Setup of job 101:
Design shuzizhong, start of the top module:
module shuzizhong(
    input wire clk1,         
    input wire reset,        
    input wire ah1,          
    input wire am1,          
    input wire alarm1,       
    input wire en,           
    input wire naozhong,     
    output wire [0:6] shi,       
    output wire [0:6] ge,        
    output wire [0:6] min_shi,   
    output wire [0:6] min_ge,    
    output wire [0:6] sec_shi,   
    output wire [0:6] sec_ge,    
    output wire daodian,     
    output wire audio        
);
export LEC_CHECK = 0
export CAP_MARGIN = 5
export CELL_PAD_IN_SITES_DETAIL_PLACEMENT = 0
export CORE_MARGIN = 2
export CORE_UTILIZATION = 68
export CTS_CLUSTER_DIAMETER = 377
export HOLD_SLACK_MARGIN = 0.03
export MAX_ROUTING_LAYER = met5
export SETUP_SLACK_MARGIN = -0.78
export SLEW_MARGIN = 20
create_clock -name core_clock -period 12.4 [get_ports {clk1}]
run.sh (not shown) runs the stock make flow with config.mk's settings and CLKGATE_MAP_FILE=.
Status job 101: flow complete, layout not clean - setup timing
The inputs of job 102 differ from those of job 101 as listed below.
# job 101
export LEC_CHECK = 0
export CAP_MARGIN = 5
export CELL_PAD_IN_SITES_DETAIL_PLACEMENT = 0
export CORE_MARGIN = 2
export CORE_UTILIZATION = 68
export CTS_CLUSTER_DIAMETER = 377
export HOLD_SLACK_MARGIN = 0.03
export MAX_ROUTING_LAYER = met5
export SETUP_SLACK_MARGIN = -0.78
export SLEW_MARGIN = 20
create_clock -name core_clock -period 12.4 [get_ports {clk1}]
# job 102
export LEC_CHECK = 0
export CAP_MARGIN = 20
export CORE_MARGIN = 2
export CORE_UTILIZATION = 60
export SLEW_MARGIN = 20
create_clock -name core_clock -period 13.2 [get_ports {clk1}]
==> comparison <==
When the final numbers for job 101 and job 102 were put side by side, the average wire per standard cell turned out to be smaller in job 102.
Utilization down 6.8 points in job 102 wrt job 101
Total wire length after detailed routing up 0.63% in job 102 wrt job 101
Job 102 reports a lower global-route wire length before repair than job 101 does.
Summary — number of gates resized after cts, job 102 relative to job 101: higher, by 48.
No crash in job 102: every stage finished, but the layout fails its final checks due to setup timing.
Compared with job 101, in job 102 die footprint grew by about 13%, power in sequential cells shrank by about 6%, worst-case register-to-register setup slack grew by 1040 ps, sum of internal, switching and leakage power shrank by about 4.6%, longest individual stage delay on the worst path held steady.
Changes in job 103 relative to job 102:
# job 102
export LEC_CHECK = 0
export CAP_MARGIN = 20
export CORE_MARGIN = 2
export CORE_UTILIZATION = 60
export SLEW_MARGIN = 20
create_clock -name core_clock -period 13.2 [get_ports {clk1}]
# job 103
export LEC_CHECK = 0
export CAP_MARGIN = 20
export CORE_MARGIN = 2
export CORE_UTILIZATION = 24
export SLEW_MARGIN = 20
create_clock -name core_clock -period 19.3 [get_ports {clk1}]
[summary]
Job 103 ended with every stage complete and zero timing, DRC or antenna violations. Diff job 102 -> job 103: total power lower; largest driver fanout on the critical path went up 20. Delta(layout-stage area growth over the synthesis result, job 103 - job 102) < 0. Looking at total leakage power across both flows, job 103 is the stronger of the two, with job 102 trailing. The standard cells in job 103 occupy less silicon area than those in job 102 do. Power share of the clock group (lower): job 102. Summary of job 103 over job 102: met3 track demand over resource now smaller, placed wire-length estimate after detailed placement now smaller, register area comparable.
The following lists how job 104 was set up differently from job 103:
# job 103
export LEC_CHECK = 0
export CAP_MARGIN = 20
export CORE_MARGIN = 2
export CORE_UTILIZATION = 24
export SLEW_MARGIN = 20
create_clock -name core_clock -period 19.3 [get_ports {clk1}]
# job 104
export LEC_CHECK = 0
export CAP_MARGIN = 20
export CORE_MARGIN = 2
export CORE_UTILIZATION = 40
export SLEW_MARGIN = 20
create_clock -name core_clock -period 25.0 [get_ports {clk1}]
==> results <==
Job 103 reports its top contributor to total power as clock while job 104 reports sequential cells. Comparing post-route total power for job 104 and job 103, the bigger number came from job 103. Relative to job 103, total wirelength of the detailed-routed design has decreased by about 2.2% in job 104. Lower setup slack at placement was reported by job 103, not job 104. Job 104 vs job 103, clock-buffer cell count went up by 2. Of job 104 and job 103, job 104 shows the lower vias after detailed routing, with job 103 above it. Going from job 103 to job 104, the signed area change from the synthesized netlist to the final layout was found to have gone down by 4.0 points.
diff inputs: job 104 => job 105
# job 104
export LEC_CHECK = 0
export CAP_MARGIN = 20
export CORE_MARGIN = 2
export CORE_UTILIZATION = 40
export SLEW_MARGIN = 20
create_clock -name core_clock -period 25.0 [get_ports {clk1}]
# job 105
export LEC_CHECK = 0
export CAP_MARGIN = 20
export CORE_MARGIN = 2
export CORE_UTILIZATION = 61
export CTS_CLUSTER_DIAMETER = 378
export CTS_CLUSTER_SIZE = 100
export HOLD_SLACK_MARGIN = -0.08
export SETUP_SLACK_MARGIN = 5.0
export SLEW_MARGIN = 20
create_clock -name core_clock -period 25.0 [get_ports {clk1}]
Results
From job 104 to job 105 the numbers moved as follows: number of tapcells dropped about 30%; count of cell types in the netlist barely changed.
STATUS maximum frequency: job 105 wins against job 104
Taking job 104 as the reference, in job 105 total routing usage reported by global routing higher; register fraction of the total cell area higher.
Job 105 has completed all stages; timing, DRC and antenna checks passed.
[compare] base=job 104 new=job 105: smallest hold slack -5.0 ps, overall die width went down by 37 µm.
Final setup slack of the worst path in job 105 is 550 ps higher than in job 104

---

Starting RTL as in the previous note.
Settings: LEC_CHECK=0, CAP_MARGIN=10, CELL_PAD_IN_SITES_DETAIL_PLACEMENT=1, CELL_PAD_IN_SITES_GLOBAL_PLACEMENT=3, CORE_ASPECT_RATIO=0.67, CORE_MARGIN=2, CORE_UTILIZATION=17, GPL_ROUTABILITY_DRIVEN=0, GPL_TIMING_DRIVEN=1, MIN_ROUTING_LAYER=met1, SLEW_MARGIN=40; clock period 12.0 ns.
The baseline finished but failed the layout checks on setup timing.
Edit:
CAP_MARGIN = 35   (was 10)
CELL_PAD_IN_SITES_DETAIL_PLACEMENT = default   (was 1)
CELL_PAD_IN_SITES_GLOBAL_PLACEMENT = default   (was 3)
CORE_ASPECT_RATIO = default   (was 0.67)
CORE_UTILIZATION = 40   (was 17)
GPL_TIMING_DRIVEN = default   (was 1)
HOLD_SLACK_MARGIN = 0.27   (was default)
MIN_ROUTING_LAYER = default   (was met1)
SLEW_MARGIN = 20   (was 40)
clock period = 25.0 ns   (was 12.0 ns; I/O delays follow)
Effect: The changed run passed the timing, design-rule and antenna checks. Area after synthesis is unchanged. Hold slack gets worse by 0.0064 ns. Setup slack gets better by 8.5 ns. Global-route usage rises by 7.0 points. Power goes down by 53%. Final cell count decreases by 31%. Routed wire length shrinks by 31%. Sequential cell count does not change.
Edit:
CAP_MARGIN = 10   (was 35)
CELL_PAD_IN_SITES_GLOBAL_PLACEMENT = 2   (was default)
CORE_ASPECT_RATIO = 0.52   (was default)
GPL_ROUTABILITY_DRIVEN = default   (was 0)
GPL_TIMING_DRIVEN = 0   (was default)
HOLD_SLACK_MARGIN = default   (was 0.27)
MIN_ROUTING_LAYER = met2   (was default)
The new run finished with timing, DRC and antenna clean.
Wire length increases by 38%.
Cell area went up by 1.7%.
Worst setup slack got worse by 4.6 ns.
First-iteration DRC count goes up to 3.4 times its value.
Total power came out higher by 8.6%.
Clock power climbs by 17%.
Edit:
CORE_UTILIZATION = 17   (was 40)
MIN_ROUTING_LAYER = met1   (was met2)
The changed run completed with no timing, DRC or antenna violations.
Routed wire length decreases by about 6.5%.
Sequential share of layout area decreases by 1.0 points.
Power decreases by about 5%.
Global-route usage came out lower by 29 points.
Edit:
CAP_MARGIN = 20   (was 10)
CELL_PAD_IN_SITES_GLOBAL_PLACEMENT = default   (was 2)
CORE_ASPECT_RATIO = default   (was 0.52)
CORE_UTILIZATION = 25   (was 17)
CTS_CLUSTER_DIAMETER = 378   (was default)
CTS_CLUSTER_SIZE = 100   (was default)
GPL_TIMING_DRIVEN = default   (was 0)
HOLD_SLACK_MARGIN = -0.08   (was default)
MIN_ROUTING_LAYER = default   (was met1)
Effect: Cell count decreases by 14%. Sequential share of layout area climbs by 0.89 points. Worst setup slack improved by 2.2 ns. Fmax came out higher by 12%. Synthesized area stays the same. Register-to-register slack is better by 2.2 ns. Non-clock buffer count drops by 47. Design area decreases by 3.8%.
Power is estimated from default activity; no workload was simulated.
